## build 4
==> flow/design.v (excerpt) <==
module SCALER_TOPv2(
		input clk33_i,
		input rst_i,
		input [16:0] scal_i,
		input [4:0] scal_addr_i,
		input scal_rd_i,
		output [15:0] scal_dat_o,
		output [15:0] refpulse_cnt_o
    );
Size in the first run: about 8800 cells after synthesis, roughly 3200 flip-flops, roughly 57 I/O pins, roughly 0.13 sq mm of cells after synthesis.
export LEC_CHECK = 0
export CAP_MARGIN = 20
export CORE_MARGIN = 2
export CORE_UTILIZATION = 70
export CTS_CLUSTER_DIAMETER = 29
export CTS_CLUSTER_SIZE = 37
export PLACE_DENSITY = 0.6
export SETUP_SLACK_MARGIN = 1.13
export SLEW_MARGIN = 20
create_clock -name core_clock -period 3.81 [get_ports {clk33_i}]
run.sh (not shown) runs the stock make flow with config.mk's settings and CLKGATE_MAP_FILE=.
In the summary table, build 4 is marked failed, with error DPL-0033 raised in clock tree synthesis (4_1_cts).
Here is what was changed in the inputs of build 48 compared with build 4.
Settings: changing CORE_UTILIZATION from 70 to 40; setting MIN_ROUTING_LAYER to met2 for the first time; removing CTS_CLUSTER_DIAMETER (formerly 29); setting PLACE_DENSITY_LB_ADDON to 0.25 for the first time; setting TNS_END_PERCENT to 50 for the first time; removing PLACE_DENSITY (formerly 0.6); removing SETUP_SLACK_MARGIN (formerly 1.13); setting CELL_PAD_IN_SITES_GLOBAL_PLACEMENT to 3 for the first time; removing CTS_CLUSTER_SIZE (formerly 37); setting GPL_ROUTABILITY_DRIVEN to 1 for the first time; changing the clock period (ns, I/O delays scaled along) from 3.81 to 2.97.
[summary]
- Against build 4, x dimension of the die in build 48 rose by more than a quarter.
- Global placer's final weighted congestion was lower in the run labelled build 4.
- Relative to build 4, build 48 degrades worst slack after detailed placement.
- Build 4 -> build 48: part of the Yosys area used for sequential elements delta 0, exact match
- Detailed-placement wirelength estimate | build 48 above build 4
- | die boundary height | lower: build 4 |
- From build 4 to build 48, synthesized cell count did not move at all.
- Build 4 fits on a die that is smaller than the die of build 48.
- Complete run, failing final checks: build 48, reason negative setup slack.
### build 48 -> build 95
Settings: removing TNS_END_PERCENT (formerly 50); setting SETUP_SLACK_MARGIN to 1.13 for the first time; setting PLACE_DENSITY to 0.6 for the first time; removing GPL_ROUTABILITY_DRIVEN (formerly 1); removing PLACE_DENSITY_LB_ADDON (formerly 0.25); removing CELL_PAD_IN_SITES_GLOBAL_PLACEMENT (formerly 3); changing CORE_UTILIZATION from 40 to 70; removing MIN_ROUTING_LAYER (formerly met2); changing the clock period (ns, I/O delays scaled along) from 2.97 to 4.4.
- Build 95 finished all stages; however, its layout fails the closing checks, the failures being max-capacitance violations, max-slew violations.
- Summary — maximum fanout along the worst path, build 95 relative to build 48: higher, by 4.
- Measured against build 95, the amount of wire on met3 after detailed routing of build 48 comes out at 2.7 times the reference value.
- Per the comparison of build 95 with build 48, via count fell 16%; final design area excluding fillers fell about 5.6%; transition time at the pin with the least slew margin rose 0.68 ns; total internal power fell 35%.
--- input diff build 95..build 76 ---
Settings: an added CTS_CLUSTER_SIZE of 34; a change of CORE_UTILIZATION from 70 to 68; a change of SETUP_SLACK_MARGIN from 1.13 to 0.9; a deleted PLACE_DENSITY that had been 0.6; a change of the clock period (ns, I/O delays scaled along) from 4.4 to 3.9.
### Flow results
Build 76: PASS, flow complete, no timing, DRC or antenna violations. Going from build 95 to build 76, hold slack went down, routed wire length lower. Summary — count of clock-buffer cells in the layout, build 76 relative to build 95: lower, by 4.0%. Filler cell count in the final layout, build 76 vs build 95: up by a little under 10%. Compared with build 95, the router placed fewer vias in build 76. Build 76 ended up with a lower routed wire length on met3 than build 95 did. From build 95 to build 76 the numbers moved as follows: routability-driven placement congestion ratio picked up an extra 7.4%, flip-flop count essentially unchanged. When build 76 is set beside build 95, its power share of the clock group turns out to be 0.5 points smaller. For the worst path setup slack after routing, build 76 came in 0.20 ns higher than build 95 did.

========
build 36:
Starting RTL as in the previous note.
clock: 3.81 ns
lec_check: 0
cap_margin: 25
cell_pad_in_sites_detail_placement: 0
cell_pad_in_sites_global_placement: 3
core_aspect_ratio: 0.67
core_margin: 10
core_utilization: 23
cts_cluster_size: 71
gpl_routability_driven: 0
gpl_timing_driven: 0
hold_slack_margin: 0.02
max_routing_layer: met5
min_routing_layer: met1
place_density_lb_addon: 0.25
slew_margin: 20
tns_end_percent: 50
Final checks on build 36, whose flow otherwise completed, came back failing, citing setup timing.
Modified inputs, build 77 compared to build 36
==> flow/config.mk <==
export PLATFORM = sky130hd
export DESIGN_NAME = SCALER_TOPv2
export DESIGN_NICKNAME = SCALER_TOPv2
export VERILOG_FILES = /design/flow/design.v
export SDC_FILE = /design/flow/constraint.sdc
export NUM_CORES = 4
export LEC_CHECK = 0
export CAP_MARGIN = 20
export CORE_MARGIN = 2
export CORE_UTILIZATION = 57
export SETUP_SLACK_MARGIN = -0.65
export SLEW_MARGIN = 20
==> flow/constraint.sdc <==
create_clock -name core_clock -period 6.8 [get_ports {clk33_i}]
set_input_delay 1.3600 -clock core_clock [delete_from_list [all_inputs] [get_ports {clk33_i}]]
set_output_delay 1.3600 -clock core_clock [all_outputs]
set_load 0.01 [all_outputs]
==> results <==
- Taking build 36 as the reference point, the multi-input logic portion of the cell area of build 77 rises by 2.4 points.
- Build 36 → build 77: measured slew at the worst slew-check pin lower, register-to-register slack rose 2120 ps.
- Build 36 -> build 77: total internal power decreased by more than a quarter
- Max final area across build 77 and build 36: build 36
- In build 77 the worst path setup slack after routing turned out 2120 ps higher than in build 36.
- Looking at utilization, build 77 sits above build 36.
- Looking at post-place instance area, build 77 sits 8.2% lower than build 36 does.
- Between build 77 and build 36, chip area is higher for build 36, build 77 comes in under that.
- Build 77 and build 36: one clean run, build 77; the rest did not finish clean.
- Build 36 finished all stages; however, its layout fails the closing checks, the failures being setup timing.
- On net switching power, build 36 loses to build 77.
- Cmp build 77 and build 36 / clock share of power / higher: build 36
Inputs modified between build 77 and build 9:
diff --git a/flow/config.mk b/flow/config.mk
--- a/flow/config.mk
+++ b/flow/config.mk
@@ -10,2 +10,2 @@
-export CORE_UTILIZATION = 57
-export SETUP_SLACK_MARGIN = -0.65
+export CORE_UTILIZATION = 36
+export PLACE_DENSITY = 0.6
==> flow/constraint.sdc <==
create_clock -name core_clock -period 5.34 [get_ports {clk33_i}]
set_input_delay 1.0680 -clock core_clock [delete_from_list [all_inputs] [get_ports {clk33_i}]]
set_output_delay 1.0680 -clock core_clock [all_outputs]
set_load 0.01 [all_outputs]
[summary]
Build 9 ran to completion and came out clean on the timing, DRC and antenna checks. Per the comparison of build 9 with build 77, required time of the worst setup path decreased 1640 ps; final standard cell count with taps included and fillers excluded now sits higher; total power after layout grew by 26%; source-to-sink clock delay at the later pin of the worst-skew pair now smaller; maximum clock frequency went up.
The following lists how build 44 was set up differently from build 9:
diff --git a/flow/config.mk b/flow/config.mk
--- a/flow/config.mk
+++ b/flow/config.mk
@@ -8,5 +8,11 @@
-export CAP_MARGIN = 20
-export CORE_MARGIN = 2
-export CORE_UTILIZATION = 36
-export PLACE_DENSITY = 0.6
-export SLEW_MARGIN = 20
+export ABC_AREA = 1
+export CAP_MARGIN = 0
+export CELL_PAD_IN_SITES_GLOBAL_PLACEMENT = 1
+export CORE_MARGIN = 7
+export CORE_UTILIZATION = 40
+export CTS_CLUSTER_DIAMETER = 226
+export CTS_CLUSTER_SIZE = 12
+export GPL_ROUTABILITY_DRIVEN = 0
+export MAX_ROUTING_LAYER = met5
+export PLACE_DENSITY_LB_ADDON = 0.16
+export SLEW_MARGIN = 0
==> flow/constraint.sdc <==
create_clock -name core_clock -period 10.0 [get_ports {clk33_i}]
set_input_delay 2.0000 -clock core_clock [delete_from_list [all_inputs] [get_ports {clk33_i}]]
set_output_delay 2.0000 -clock core_clock [all_outputs]
set_load 0.01 [all_outputs]
Findings:
Build 44 vs build 9, clock network power share went down by 3.9 points. Compared with build 9, build 44 shows number of placed cells counting well taps that has gone up by more than a quarter. Reported for build 44 and build 9, hold buffer count at CTS turned out identical to the last digit.

========
Setup of north:
SCALER_TOPv2 again, from the RTL that the note above started with.
// SCALER_TOPv2
module SCALER_TOPv2(
		input clk33_i,
		input rst_i,
		input [16:0] scal_i,
		input [4:0] scal_addr_i,
		input scal_rd_i,
		output [15:0] scal_dat_o,
		output [15:0] refpulse_cnt_o
    );
	wire update_scalers;
	SCALER_CLOCK_v2 u_clk(.clk33_i(clk33_i),
								 .rst_i(rst_i),
								 .khz_clk_o(update_scalers));
	wire [15:0] scaler_data_out[31:0];
	reg [1:0] ref_pulse_reg;
	reg [15:0] ref_pulse_counter;
	reg [15:0] ref_pulse_count;
	reg [15:0] gated_scaler;
	wire [15:0] ref_pulse_in = {16{scal_i[0]}};
	always @(posedge clk33_i) begin
		if (rst_i) begin
			gated_scaler <= {16{1'b0}};
			ref_pulse_reg <= {2{1'b0}};
			ref_pulse_counter <= {16{1'b0}};
			ref_pulse_count <= {16{1'b0}};
		end else begin
			gated_scaler <= ref_pulse_in & scal_i[16:1];
			ref_pulse_reg <= {ref_pulse_reg[0],scal_i[0]};
			if (update_scalers) ref_pulse_counter <= {16{1'b0}};
			else if (ref_pulse_reg[0] && !ref_pulse_reg[1]) ref_pulse_counter <= ref_pulse_counter + 1;
			if (update_scalers) ref_pulse_count <= ref_pulse_counter;
		end
	end
	generate
		genvar trig, ant;
		for (trig=0;trig<4;trig=trig+1) begin : L1
			ANITA3_scaler #(.WIDTH(16),.PRESCALE(0)) u_l1_scaler(.clk_i(clk33_i),
																				  .rst_i(rst_i),
																				  .pps_i(update_scalers),
																				  .count_i(scal_i[1+trig]),
																				  .scaler_o(scaler_data_out[12+trig]));
			ANITA3_scaler #(.WIDTH(16),.PRESCALE(0)) u_l1_mon_scaler(.clk_i(clk33_i),
																				  .rst_i(rst_i),
																				  .pps_i(update_scalers),
																				  .count_i(gated_scaler[trig]),
																				  .scaler_o(scaler_data_out[28+trig]));
		end
  ...
==> flow/config.mk <==
export PLATFORM = sky130hd
export DESIGN_NAME = SCALER_TOPv2
export DESIGN_NICKNAME = SCALER_TOPv2
export VERILOG_FILES = /design/flow/design.v
export SDC_FILE = /design/flow/constraint.sdc
export NUM_CORES = 4
export LEC_CHECK = 0
export ABC_AREA = 1
export CAP_MARGIN = 20
export CORE_MARGIN = 2
export CORE_UTILIZATION = 72
export CTS_CLUSTER_SIZE = 44
export PLACE_DENSITY_LB_ADDON = 0.08
export SLEW_MARGIN = 20
==> flow/constraint.sdc <==
create_clock -name core_clock -period 3.03 [get_ports {clk33_i}]
set_input_delay 0.6060 -clock core_clock [delete_from_list [all_inputs] [get_ports {clk33_i}]]
set_output_delay 0.6060 -clock core_clock [all_outputs]
set_load 0.01 [all_outputs]
north finished every stage; the final checks, however, were not passed, the failures being setup timing.
Here is what was changed in the inputs of south compared with north.
# north
export LEC_CHECK = 0
export ABC_AREA = 1
export CAP_MARGIN = 20
export CORE_MARGIN = 2
export CORE_UTILIZATION = 72
export CTS_CLUSTER_SIZE = 44
export PLACE_DENSITY_LB_ADDON = 0.08
export SLEW_MARGIN = 20
create_clock -name core_clock -period 3.03 [get_ports {clk33_i}]
# south
export LEC_CHECK = 0
export ABC_AREA = 1
export CAP_MARGIN = 0
export CELL_PAD_IN_SITES_DETAIL_PLACEMENT = 0
export CELL_PAD_IN_SITES_GLOBAL_PLACEMENT = 0
export CORE_ASPECT_RATIO = 1.52
export CORE_MARGIN = 2
export CORE_UTILIZATION = 68
export CTS_CLUSTER_SIZE = 52
export GPL_TIMING_DRIVEN = 1
export MAX_ROUTING_LAYER = met4
export MIN_ROUTING_LAYER = met1
export SETUP_SLACK_MARGIN = 1.08
export SLEW_MARGIN = 5
export TNS_END_PERCENT = 90
create_clock -name core_clock -period 4.64 [get_ports {clk33_i}]
Results
south finished all stages; the layout is clean. south ends up with a non-clock buffer count that is 39% lower than in north. Compared with north, south shows a critical path arrival that is 0.46 ns higher. When the final numbers for north and south were put side by side, the floorplan-stage core utilization turned out to be smaller in south. Final area: south < north. Measured against each other, north and south differ in minimum period implied by the final worst setup slack, the lower figure coming from north. The sequential share of layout area number comes out lower for north vs south. Wire length of the first global-routing pass (lower): south. As far as area of the mapped netlist goes, north and south are indistinguishable; the numbers are identical. Going from north to south, the tap cell count was found to have gone up by about 2.5%.
What east does differently from south at the input level:
# south
export LEC_CHECK = 0
export ABC_AREA = 1
export CAP_MARGIN = 0
export CELL_PAD_IN_SITES_DETAIL_PLACEMENT = 0
export CELL_PAD_IN_SITES_GLOBAL_PLACEMENT = 0
export CORE_ASPECT_RATIO = 1.52
export CORE_MARGIN = 2
export CORE_UTILIZATION = 68
export CTS_CLUSTER_SIZE = 52
export GPL_TIMING_DRIVEN = 1
export MAX_ROUTING_LAYER = met4
export MIN_ROUTING_LAYER = met1
export SETUP_SLACK_MARGIN = 1.08
export SLEW_MARGIN = 5
export TNS_END_PERCENT = 90
create_clock -name core_clock -period 4.64 [get_ports {clk33_i}]
# east
export LEC_CHECK = 0
export CAP_MARGIN = 20
export CORE_MARGIN = 2
export CORE_UTILIZATION = 40
export PLACE_DENSITY = 0.6
export SLEW_MARGIN = 20
create_clock -name core_clock -period 5.34 [get_ports {clk33_i}]
## What came out
In the flow results for south and east, the hold slack is larger on east.
east — wire length about 2.6% lower, south as reference
In the reports for south and east, the smaller CTS buffer count belongs to south.
east finished every step from synthesis to the final layout, and the layout passed the timing, DRC and antenna checks.
### east -> west
# east
export LEC_CHECK = 0
export CAP_MARGIN = 20
export CORE_MARGIN = 2
export CORE_UTILIZATION = 40
export PLACE_DENSITY = 0.6
export SLEW_MARGIN = 20
create_clock -name core_clock -period 5.34 [get_ports {clk33_i}]
# west
export LEC_CHECK = 0
export ABC_AREA = 1
export CAP_MARGIN = 0
export CORE_MARGIN = 2
export CORE_UTILIZATION = 40
export GPL_ROUTABILITY_DRIVEN = 0
export HOLD_SLACK_MARGIN = -0.02
export MAX_ROUTING_LAYER = met4
export PLACE_DENSITY_LB_ADDON = 0.16
export SLEW_MARGIN = 20
create_clock -name core_clock -period 10.0 [get_ports {clk33_i}]
--- outcome ---
- All of west and east finish clean.
- Relative to east, the yosys synthesis chip area measured on west has increased by a few percent.
- Against east, west comes in 45% lower on clock distribution power.
- Diff west..east | initial core utilization | negligible
- Looking at via count across both flows, west is the weaker of the two, with east ahead.
- Between west and east, the number of cells on the critical path is lower for west.
- Global-route usage: west vs east up 0.64 points
- Between east and west, the flow reports placement-stage cell area increasing slightly.
- west against east; standby leakage power is up by more than 10%.
- In the flow results for west and east, the tap cell instance count is larger on west.
- Note that the post-detailed-route via-to-cell ratio recorded for west amounts to 0.912 times the value seen in east.
- STATUS wire length: west loses against east
## Diff of input files: middle against west
# west
export LEC_CHECK = 0
export ABC_AREA = 1
export CAP_MARGIN = 0
export CORE_MARGIN = 2
export CORE_UTILIZATION = 40
export GPL_ROUTABILITY_DRIVEN = 0
export HOLD_SLACK_MARGIN = -0.02
export MAX_ROUTING_LAYER = met4
export PLACE_DENSITY_LB_ADDON = 0.16
export SLEW_MARGIN = 20
create_clock -name core_clock -period 10.0 [get_ports {clk33_i}]
# middle
export LEC_CHECK = 0
export CAP_MARGIN = 20
export CORE_MARGIN = 2
export CORE_UTILIZATION = 65
export CTS_CLUSTER_SIZE = 74
export MAX_ROUTING_LAYER = met4
export SETUP_SLACK_MARGIN = -0.65
export SLEW_MARGIN = 20
create_clock -name core_clock -period 6.8 [get_ports {clk33_i}]
Notes after the runs:
- Area after synthesis, middle and west: lower on middle
- A endpoint of the most critical setup path of ANT[6].u_ant_mon_scaler.scaler[14] is what west shows, while scaler_ram[36][14] belongs to middle.
- When middle is set beside west, its setup slack of the critical path after layout turns out to be 3.35 ns smaller.
- | non-clock inverter instance count of the final layout | middle vs west | 93% lower |
- Diff west -> middle: effective utilization at floorplan increased 25 points, post-route cell area saw a decrease, cell count decreased about 36%.
- Going from west to middle, power grew by more than a quarter.
- Compared with west, in middle highest net fanout along the worst path shrank by 133; wire length shrank by 37000 um.
Power is estimated from default activity; no workload was simulated.
